==> inputs of job 1616 <==
Design argmax16, start of the top module:
module argmax16 (
  input  logic         clk,
  input  logic         rstn,        
  input  logic         in_valid,
  input  logic [255:0] in_data,     
  output logic         out_valid,
  output logic [3:0]   out_idx
);
Settings: LEC_CHECK=0, ABC_AREA=1, CAP_MARGIN=30, CELL_PAD_IN_SITES_DETAIL_PLACEMENT=1, CELL_PAD_IN_SITES_GLOBAL_PLACEMENT=3, CORE_MARGIN=8, CORE_UTILIZATION=68, CTS_CLUSTER_DIAMETER=127, CTS_CLUSTER_SIZE=39, GPL_TIMING_DRIVEN=1, HOLD_SLACK_MARGIN=0.06, MAX_ROUTING_LAYER=met5, MIN_ROUTING_LAYER=met2, PLACE_DENSITY=0.67, SETUP_SLACK_MARGIN=-0.6, SLEW_MARGIN=5, TNS_END_PERCENT=90; clock period 6.89 ns.
run.sh (not shown) runs the stock make flow with config.mk's settings and CLKGATE_MAP_FILE=.
==> job 7641 (differences from job 1616) <==
ABC_AREA = not set   (was 1)
CAP_MARGIN = 20   (was 30)
CELL_PAD_IN_SITES_DETAIL_PLACEMENT = not set   (was 1)
CELL_PAD_IN_SITES_GLOBAL_PLACEMENT = not set   (was 3)
CORE_MARGIN = 2   (was 8)
CORE_UTILIZATION = 53   (was 68)
CTS_CLUSTER_DIAMETER = not set   (was 127)
CTS_CLUSTER_SIZE = 100   (was 39)
GPL_TIMING_DRIVEN = not set   (was 1)
HOLD_SLACK_MARGIN = not set   (was 0.06)
MAX_ROUTING_LAYER = not set   (was met5)
MIN_ROUTING_LAYER = not set   (was met2)
PLACE_DENSITY = not set   (was 0.67)
SETUP_SLACK_MARGIN = 1.29   (was -0.6)
SLEW_MARGIN = 20   (was 5)
TNS_END_PERCENT = 5   (was 90)
==> flow/constraint.sdc (replaced) <==
create_clock -name core_clock -period 4.43 [get_ports {clk}]
set_input_delay 0.8860 -clock core_clock [delete_from_list [all_inputs] [get_ports {clk}]]
set_output_delay 0.8860 -clock core_clock [all_outputs]
set_load 0.01 [all_outputs]
==> job 8572 (differences from job 1616) <==
ABC_AREA = not set   (was 1)
CAP_MARGIN = 0   (was 30)
CELL_PAD_IN_SITES_DETAIL_PLACEMENT = not set   (was 1)
CELL_PAD_IN_SITES_GLOBAL_PLACEMENT = not set   (was 3)
CORE_ASPECT_RATIO = 0.87   (was not set)
CORE_MARGIN = 10   (was 8)
CORE_UTILIZATION = 40   (was 68)
CTS_CLUSTER_DIAMETER = not set   (was 127)
CTS_CLUSTER_SIZE = 91   (was 39)
GPL_TIMING_DRIVEN = 0   (was 1)
HOLD_SLACK_MARGIN = 0.05   (was 0.06)
MAX_ROUTING_LAYER = met4   (was met5)
MIN_ROUTING_LAYER = not set   (was met2)
PLACE_DENSITY = not set   (was 0.67)
SETUP_SLACK_MARGIN = 0.77   (was -0.6)
SLEW_MARGIN = 20   (was 5)
TNS_END_PERCENT = not set   (was 90)
==> flow/constraint.sdc (replaced) <==
create_clock -name core_clock -period 7.15 [get_ports {clk}]
set_input_delay 1.4300 -clock core_clock [delete_from_list [all_inputs] [get_ports {clk}]]
set_output_delay 1.4300 -clock core_clock [all_outputs]
set_load 0.01 [all_outputs]
==> comparison <==
- Job 7641 finished but fails on setup timing. Job 1616 died in 3_1_place_gp_skip_io with GPL-0301. Job 8572 finished but failed the layout checks on setup timing.
- In job 7641 the sequential power is higher than in job 8572, by about 60%.
- Total power: job 8572 is smaller than job 7641 (42%).
- Of job 8572 and job 7641, job 7641 has the higher clock power (gap 37%, measured against job 7641).
- Of job 7641 and job 8572, job 7641 has the higher first-iteration DRC count (gap 100%, measured against job 8572).
- Between job 8572 and job 7641, the lower routed wire length is in job 8572 (gap 21%, measured against job 7641).
- In job 8572 the via count is lower than in job 7641, by 18%.
- In job 8572 the critical path depth is higher than in job 7641, by 3.
- Between job 7641 and job 8572, the lower maximum frequency is in job 7641 (gap about 8%, measured against job 8572).
- Setup slack: job 8572 is better than job 7641 (3400 ps).
- In job 8572 the register-to-register slack is higher than in job 7641, by 3400 ps.
Power and IR drop assume default switching activity.
